==> zinc: inputs <==
==> flow/design.v <==
module multiplier_logic (
    input  wire        clk,
    input  wire        rst_n,
    input  wire [15:0] a,
    input  wire [15:0] b,
    output reg  [31:0] y
);
     reg[15:0] a_r1,a_r2,a_r3;
     reg[15:0] b_r1,b_r2,b_r3;
    wire [31:0] pp [0:15];
    assign pp[0] = b[0] ? (a << 0) : 32'd0;
    assign pp[1] = b[1] ? (a << 1) : 32'd0;
    assign pp[2] = b[2] ? (a << 2) : 32'd0;
    assign pp[3] = b[3] ? (a << 3) : 32'd0;
    assign pp[4] = b[4] ? (a << 4) : 32'd0;
    assign pp[5] = b[5] ? (a << 5) : 32'd0;
    assign pp[6] = b[6] ? (a << 6) : 32'd0;
    assign pp[7] = b[7] ? (a << 7) : 32'd0;
	 assign pp[8] = b[8] ? (a << 8) : 32'd0;
    assign pp[9] = b[9] ? (a << 9) : 32'd0;
    assign pp[10] = b[10] ? (a << 10) : 32'd0;
    assign pp[11] = b[11] ? (a << 11) : 32'd0;
    assign pp[12] = b[12] ? (a << 12) : 32'd0;
	 assign pp[13] = b[13] ? (a << 13) : 32'd0;
    assign pp[14] = b[14] ? (a << 14) : 32'd0;
    assign pp[15] = b[15] ? (a << 15) : 32'd0;
	 reg [31:0] s1_0, s1_1, s1_2, s1_3, s1_4, s1_5, s1_6, s1_7;
    reg [31:0] s2_0, s2_1, s2_2, s2_3;
    reg [31:0] s3_0, s3_1;
    reg [31:0] s4;
    always @(posedge clk) begin
        if (!rst_n) begin
		  a_r1 <= 32'd0;a_r2 <= 32'd0;a_r3<= 32'd0;
		  b_r1 <= 32'd0;b_r2 <= 32'd0;b_r3<= 32'd0;
		      s1_0 <= 32'd0;
				s1_1 <= 32'd0;
				s1_2 <= 32'd0;
				s1_3 <= 32'd0;
				s1_4 <= 32'd0;
				s1_5 <= 32'd0;
				s1_6 <= 32'd0;
				s1_7 <= 32'd0;
				s2_0 <= 32'd0;
				s2_1 <= 32'd0;
				s2_2 <= 32'd0;
				s2_3 <= 32'd0;
				s3_0 <= 32'd0;
				s3_1 <= 32'd0;
            y  <= 32'd0;
            s4 <= 32'd0;
        end else begin
		     a_r1<=a;
           a_r2<=a_r1; 
           a_r3<=a_r2; 
			  b_r1<=b;
			  b_r2<=b_r1;
			  b_r3<=b_r2;
            s1_0 <= pp[0] + pp[1];
            s1_1 <= pp[2] + pp[3];
            s1_2 <= pp[4] + pp[5];
            s1_3 <= pp[6] + pp[7];
            s1_4 <= pp[8] + pp[9];
            s1_5 <= pp[10] + pp[11];
            s1_6 <= pp[12] + pp[13];
            s1_7 <= pp[14] + pp[15];
            s2_0 <= s1_0 + s1_1;
            s2_1 <= s1_2 + s1_3;
            s2_2 <= s1_4 + s1_5;
            s2_3 <= s1_6 + s1_7;
				s3_0  <= s2_0 + s2_1;
				s3_1  <= s2_2 + s2_3;
				s4    <= s3_0 + s3_1; 
            y  <= s4;
        end
    end
endmodule
==> flow/run.sh <==
#!/bin/bash
# the make line also repeats each setting of config.mk as NAME=value (left out here)
make -C /OpenROAD-flow-scripts/flow DESIGN_CONFIG=/design/flow/config.mk WORK_HOME=/design/flow/orfs CLKGATE_MAP_FILE= finish
==> flow/config.mk <==
export PLATFORM = sky130hd
export DESIGN_NAME = multiplier_logic
export DESIGN_NICKNAME = multiplier_logic
export VERILOG_FILES = /design/flow/design.v
export SDC_FILE = /design/flow/constraint.sdc
export NUM_CORES = 4
export LEC_CHECK = 0
export CAP_MARGIN = 20
export CORE_MARGIN = 2
export CORE_UTILIZATION = 66
export SETUP_SLACK_MARGIN = -0.28
export SLEW_MARGIN = 20
==> flow/constraint.sdc <==
create_clock -name core_clock -period 2.9 [get_ports {clk}]
set_input_delay 0.5800 -clock core_clock [delete_from_list [all_inputs] [get_ports {clk}]]
set_output_delay 0.5800 -clock core_clock [all_outputs]
set_load 0.01 [all_outputs]
==> inputs of garnet, as changes to zinc <==
- CORE_UTILIZATION: 66 -> 40
- SETUP_SLACK_MARGIN: -0.28 -> not set
==> flow/constraint.sdc (replaced) <==
create_clock -name core_clock -period 3.82 [get_ports {clk}]
set_input_delay 0.7640 -clock core_clock [delete_from_list [all_inputs] [get_ports {clk}]]
set_output_delay 0.7640 -clock core_clock [all_outputs]
set_load 0.01 [all_outputs]
==> inputs of lagoon, as changes to zinc <==
- CORE_UTILIZATION: 66 -> 65
- CTS_CLUSTER_SIZE: not set -> 43
- HOLD_SLACK_MARGIN: not set -> 0.3
- TNS_END_PERCENT: not set -> 5
==> inputs of onyx, as changes to zinc <==
- CORE_UTILIZATION: 66 -> 65
- SETUP_SLACK_MARGIN: -0.28 -> 0.39
==> flow/constraint.sdc (replaced) <==
create_clock -name core_clock -period 2.69 [get_ports {clk}]
set_input_delay 0.5380 -clock core_clock [delete_from_list [all_inputs] [get_ports {clk}]]
set_output_delay 0.5380 -clock core_clock [all_outputs]
set_load 0.01 [all_outputs]
==> comparison <==
- garnet completed with no timing, DRC or antenna violations. lagoon ran to the end with violations: setup timing. zinc finished but failed the layout checks on setup timing. onyx finished with timing, DRC and antenna clean.
- In garnet the via count is lower than in lagoon, by 6.9%.
- In synthesized area, zinc and onyx do not differ.
- Sequential power: zinc is lower than onyx (7.9%).
- Of onyx and lagoon, onyx has the higher non-clock buffer count (gap 143).
- Worst hold slack: onyx < garnet < zinc < lagoon.
- Setup slack, highest first: garnet, onyx, lagoon, zinc.
- Synthesized cell count is the same in lagoon and garnet.
- In combinational power, zinc and lagoon hardly differ.

========
==> indigo: inputs <==
Starts from the design.v that is shown in full above.
make LEC_CHECK=0 CAP_MARGIN=20 CORE_MARGIN=2 CORE_UTILIZATION=40 SLEW_MARGIN=20 finish   # period 4.5 ns
run.sh (not shown) runs the stock make flow with config.mk's settings and CLKGATE_MAP_FILE=.
==> maple (differences from indigo) <==
Settings changed: ABC_AREA set to 1, CAP_MARGIN 20 to 15, CORE_UTILIZATION 40 to 66, SETUP_SLACK_MARGIN set to 0.53.
==> flow/constraint.sdc (replaced) <==
create_clock -name core_clock -period 2.12 [get_ports {clk}]
set_input_delay 0.4240 -clock core_clock [delete_from_list [all_inputs] [get_ports {clk}]]
set_output_delay 0.4240 -clock core_clock [all_outputs]
set_load 0.01 [all_outputs]
==> raven (differences from indigo) <==
Settings changed: ABC_AREA set to 0, CORE_UTILIZATION 40 to 72, CTS_CLUSTER_DIAMETER set to 393, CTS_CLUSTER_SIZE set to 99, SETUP_SLACK_MARGIN set to 0.5, TNS_END_PERCENT set to 10.
==> flow/constraint.sdc (replaced) <==
create_clock -name core_clock -period 2.13 [get_ports {clk}]
set_input_delay 0.4260 -clock core_clock [delete_from_list [all_inputs] [get_ports {clk}]]
set_output_delay 0.4260 -clock core_clock [all_outputs]
set_load 0.01 [all_outputs]
==> notes <==
maple aborted during 5_1_grt (GRT-0232). raven died in 4_1_cts with DPL-0033. indigo ran to the end with no violations. Synthesized area: maple is larger than indigo (about 15%). Against maple, the die area of raven is smaller by about 20%. Synthesized cell count: maple is higher than indigo (about 60%).

========
==> run a <==
// multiplier_logic: RTL as listed in full above, without the edits since
Settings: LEC_CHECK=0, CAP_MARGIN=5, CORE_MARGIN=2, CORE_UTILIZATION=65, CTS_CLUSTER_DIAMETER=28, SETUP_SLACK_MARGIN=0.39, SLEW_MARGIN=20; clock period 2.69 ns.
==> run b (differences from run a) <==
--- a/flow/config.mk
+++ b/flow/config.mk
@@ -7,7 +7,10 @@
 export LEC_CHECK = 0
-export CAP_MARGIN = 5
+export CAP_MARGIN = 40
+export CORE_ASPECT_RATIO = 0.61
 export CORE_MARGIN = 2
-export CORE_UTILIZATION = 65
-export CTS_CLUSTER_DIAMETER = 28
-export SETUP_SLACK_MARGIN = 0.39
-export SLEW_MARGIN = 20
+export CORE_UTILIZATION = 30
+export CTS_CLUSTER_DIAMETER = 243
+export MIN_ROUTING_LAYER = met1
+export PLACE_DENSITY_LB_ADDON = 0.29
+export SLEW_MARGIN = 40
+export TNS_END_PERCENT = 100
==> flow/constraint.sdc (replaced) <==
create_clock -name core_clock -period 4.96 [get_ports {clk}]
set_input_delay 0.9920 -clock core_clock [delete_from_list [all_inputs] [get_ports {clk}]]
set_output_delay 0.9920 -clock core_clock [all_outputs]
set_load 0.01 [all_outputs]
==> run c (differences from run a) <==
--- a/flow/config.mk
+++ b/flow/config.mk
@@ -7,7 +7,5 @@
 export LEC_CHECK = 0
-export CAP_MARGIN = 5
+export CAP_MARGIN = 20
 export CORE_MARGIN = 2
-export CORE_UTILIZATION = 65
-export CTS_CLUSTER_DIAMETER = 28
-export SETUP_SLACK_MARGIN = 0.39
+export CORE_UTILIZATION = 39
 export SLEW_MARGIN = 20
==> flow/constraint.sdc (replaced) <==
create_clock -name core_clock -period 3.82 [get_ports {clk}]
set_input_delay 0.7640 -clock core_clock [delete_from_list [all_inputs] [get_ports {clk}]]
set_output_delay 0.7640 -clock core_clock [all_outputs]
set_load 0.01 [all_outputs]
==> results <==
| item | run b | run c | run a |
|---|---|---|---|
| Number of vias per cell after detailed routing | 5.01 | 5.23 | - |
| Clock-pin slew reported for the worst setup and hold paths after clock tree synthesis | 0.07 ns | 0.06 ns | - |
| Worst slew slack as a fraction of its limit | 45.3% | 51.1% | - |
| Status | finished clean | finished clean | stopped before the end |
| Last stage reached | - | - | 5_1_grt |
| Clock tree from TritonCTS | done | done | - |
| Sw frac | 30.4% | 29.3% | - |
| ANT nets after route | 0 | 0 | - |
| Combinational fraction of design power | 23.3% | 23.1% | - |
| Type of origin of the critical path | primary input | primary input | - |
| Final critical-path setup slack | 0.831 ns | 0.296 ns | - |
| Post-Route Hold Slack | 0.422 ns | 0.429 ns | - |
| Final wirelength | 59.0 mm | 55.0 mm | - |
| Final net count | 2817 | 2915 | - |
| Worst hold path cell count | 1 | 1 | - |
| Combinational power | 1.78 mW | 2.34 mW | - |
| Number of design-rule violations left by the first detailed-router iteration | 1296 | 897 | - |
| Worst voltage drop across the vdd grid | 0.000195 V | 0.000233 V | - |
| Final Max-Slew Violation Tally | 0 | 0 | - |
| Detailed-route via count | 17465 | 17539 | - |
| First-pass iteration count of the detailed router | 6 | 7 | - |
| Power dissipated in sequential cells | 3.12 mW | 4.05 mW | - |
| Worst path max stage delay | 0.84 ns | 0.48 ns | - |

========
==> inputs of build 26 <==
Starts from the design.v that is shown in full above.
clock: 2.15 ns
lec_check: 0
abc_area: 0
cap_margin: 15
core_margin: 2
core_utilization: 70
cts_cluster_diameter: 275
cts_cluster_size: 39
hold_slack_margin: -0.07
setup_slack_margin: 0.25
slew_margin: 20
==> trial 43: changes against build 26 <==
CAP_MARGIN = 20   (was 15)
CORE_UTILIZATION = 72   (was 70)
CTS_CLUSTER_DIAMETER = 393   (was 275)
CTS_CLUSTER_SIZE = 99   (was 39)
HOLD_SLACK_MARGIN = default   (was -0.07)
PLACE_DENSITY = 0.41   (was default)
SETUP_SLACK_MARGIN = default   (was 0.25)
TNS_END_PERCENT = 10   (was default)
==> flow/constraint.sdc (replaced) <==
create_clock -name core_clock -period 2.13 [get_ports {clk}]
set_input_delay 0.4260 -clock core_clock [delete_from_list [all_inputs] [get_ports {clk}]]
set_output_delay 0.4260 -clock core_clock [all_outputs]
set_load 0.01 [all_outputs]
==> impl_metrics.toml <==
# generated from flow reports
[run_status]
status = "stopped before the end"
haltStage = "clock tree synthesis (4_1_cts)"
first-error = "[ERROR DPL-0033] detailed placement checks failed during check placement."

[floorplanning]
num_rows = 63
die_h_um = 177
fp_util_pct = 70.9
design.core.area_sq_um = 29600
die_x_um = 177

[placement]
dp_cells = 3258
placed_area_sq_um = 26300
dp_hpwl_um = 49800
place_ws_ns = -1.12
globalplace.congestion = 0.974

[synthesis]
yosysWarnings = 1
(the above is from build 26)
==> impl_metrics.toml <==
# generated from flow reports
[synthesis]
yosysWarnings = 1

[run_status]
status = "stopped before the end"
first-error = "[ERROR GRT-0232] Routing congestion too high. Check the congestion heatmap in the GUI."
haltStage = "global routing (5_1_grt)"

[floorplanning]
design.core.area_sq_um = 28700
num_rows = 62
die_x_um = 175

[placement]
dp_hpwl_um = 49500
(the above is from trial 43)

========
==> trial 41 <==
Starts from the design.v that is shown in full above.
Settings: LEC_CHECK=0, ABC_AREA=0, CAP_MARGIN=20, CELL_PAD_IN_SITES_DETAIL_PLACEMENT=0, CORE_ASPECT_RATIO=0.54, CORE_MARGIN=5, CORE_UTILIZATION=40, GPL_ROUTABILITY_DRIVEN=0, GPL_TIMING_DRIVEN=0, MAX_ROUTING_LAYER=met4, SETUP_SLACK_MARGIN=0.26, SLEW_MARGIN=15, TNS_END_PERCENT=45; clock period 3.66 ns.
==> build 95 (differences from trial 41) <==
ABC_AREA = 1   (was 0)
CELL_PAD_IN_SITES_DETAIL_PLACEMENT = 1   (was 0)
CORE_ASPECT_RATIO = not set   (was 0.54)
GPL_ROUTABILITY_DRIVEN = not set   (was 0)
SETUP_SLACK_MARGIN = not set   (was 0.26)
SLEW_MARGIN = 20   (was 15)
==> flow/constraint.sdc (replaced) <==
create_clock -name core_clock -period 4.5 [get_ports {clk}]
set_input_delay 0.9000 -clock core_clock [delete_from_list [all_inputs] [get_ports {clk}]]
set_output_delay 0.9000 -clock core_clock [all_outputs]
set_load 0.01 [all_outputs]
==> trial 56 (differences from trial 41) <==
CAP_MARGIN = 0   (was 20)
CELL_PAD_IN_SITES_DETAIL_PLACEMENT = not set   (was 0)
CORE_ASPECT_RATIO = not set   (was 0.54)
CORE_MARGIN = 2   (was 5)
CORE_UTILIZATION = 70   (was 40)
CTS_CLUSTER_DIAMETER = 275   (was not set)
CTS_CLUSTER_SIZE = 39   (was not set)
GPL_ROUTABILITY_DRIVEN = not set   (was 0)
GPL_TIMING_DRIVEN = not set   (was 0)
HOLD_SLACK_MARGIN = -0.07   (was not set)
MAX_ROUTING_LAYER = not set   (was met4)
SETUP_SLACK_MARGIN = 0.25   (was 0.26)
SLEW_MARGIN = 20   (was 15)
TNS_END_PERCENT = 80   (was 45)
==> flow/constraint.sdc (replaced) <==
create_clock -name core_clock -period 2.15 [get_ports {clk}]
set_input_delay 0.4300 -clock core_clock [delete_from_list [all_inputs] [get_ports {clk}]]
set_output_delay 0.4300 -clock core_clock [all_outputs]
set_load 0.01 [all_outputs]
==> trial 63 (differences from trial 41) <==
ABC_AREA = not set   (was 0)
CAP_MARGIN = 15   (was 20)
CELL_PAD_IN_SITES_DETAIL_PLACEMENT = not set   (was 0)
CORE_ASPECT_RATIO = not set   (was 0.54)
CORE_MARGIN = 2   (was 5)
CORE_UTILIZATION = 30   (was 40)
CTS_CLUSTER_DIAMETER = 243   (was not set)
GPL_ROUTABILITY_DRIVEN = not set   (was 0)
GPL_TIMING_DRIVEN = not set   (was 0)
MAX_ROUTING_LAYER = not set   (was met4)
SETUP_SLACK_MARGIN = not set   (was 0.26)
SLEW_MARGIN = 10   (was 15)
TNS_END_PERCENT = 30   (was 45)
==> flow/constraint.sdc (replaced) <==
create_clock -name core_clock -period 4.5 [get_ports {clk}]
set_input_delay 0.9000 -clock core_clock [delete_from_list [all_inputs] [get_ports {clk}]]
set_output_delay 0.9000 -clock core_clock [all_outputs]
set_load 0.01 [all_outputs]
==> Implementation_results.wiki <==
=== Physical design figures ===
{| class="wikitable"
! Metric !! Value
|-
| Max Fanout on Critical Path || 15
|-
| Clock-cell share of area || 5.64%
|-
| Result of the run || finished clean
|-
| Area share of and-or/or-and cells after synthesis || 18.0%
|-
| XOR/XNOR Area Share || 7.21%
|-
| Total number of warnings across the stage logs || 26
|-
| Dominant cells by area after synthesis || sky130_fd_sc_hd__dfxtp_1 32%, sky130_fd_sc_hd__ha_1 14%, sky130_fd_sc_hd__and2_1 10%, sky130_fd_sc_hd__nor2_1 4.8%, sky130_fd_sc_hd__a21oi_1 4.3%
|}
-- figures above: trial 63

==> Implementation_results.wiki <==
=== Physical design figures ===
{| class="wikitable"
! Metric !! Value
|-
| Result of the run || finished clean
|-
| Clock-cell share of area || 4.41%
|-
| Dominant cells by area after synthesis || sky130_fd_sc_hd__dfxtp_1 32%, sky130_fd_sc_hd__ha_1 14%, sky130_fd_sc_hd__and2_1 10%, sky130_fd_sc_hd__nor2_1 4.8%, sky130_fd_sc_hd__a21oi_1 4.3%
|-
| Area share of and-or/or-and cells after synthesis || 18.0%
|-
| Max Fanout on Critical Path || 10
|-
| Switching part of the total power || 31.1%
|-
| Total number of warnings across the stage logs || 28
|}
-- figures above: trial 41

==> Implementation_results.wiki <==
== Flow metrics ==
{| class="wikitable"
! Metric !! Value
|-
| Result of the run || did not finish
|-
| Last stage reached || clock tree synthesis (4_1_cts)
|-
| First error in the log || [ERROR DPL-0033] detailed placement checks failed during check placement.
|-
| Number of instances in the synthesized netlist || 2475
|-
| Area share of and-or/or-and cells after synthesis || 18.0%
|-
| Number of nets at floorplan || 2760
|-
| Dominant cells by area after synthesis || sky130_fd_sc_hd__dfxtp_1 32%, sky130_fd_sc_hd__ha_1 14%, sky130_fd_sc_hd__and2_1 10%, sky130_fd_sc_hd__nor2_1 4.8%, sky130_fd_sc_hd__a21oi_1 4.3%
|-
| Total of buffers placed on input and output ports || 65
|-
| XOR/XNOR Area Share || 7.21%
|}
-- figures above: trial 56

==> Implementation_results.wiki <==
=== Physical design figures ===
{| class="wikitable"
! Metric !! Value
|-
| Result of the run || finished clean
|-
| Total number of warnings across the stage logs || 26
|-
| Max Fanout on Critical Path || 10
|-
| Dominant cells by area after synthesis || sky130_fd_sc_hd__dfxtp_1 28%, sky130_fd_sc_hd__nand2_1 18%, sky130_fd_sc_hd__ha_1 12%, sky130_fd_sc_hd__inv_1 10%, sky130_fd_sc_hd__a21oi_1 8.0%
|-
| XOR/XNOR Area Share || 0.181%
|-
| Final cell utilization of the core || 44.6%
|-
| Vias post-DR || 24732
|-
| Combinational share of cell area || 54.1%
|}
-- figures above: build 95

Power figures rest on the tool's default switching activity, not on a simulated workload.
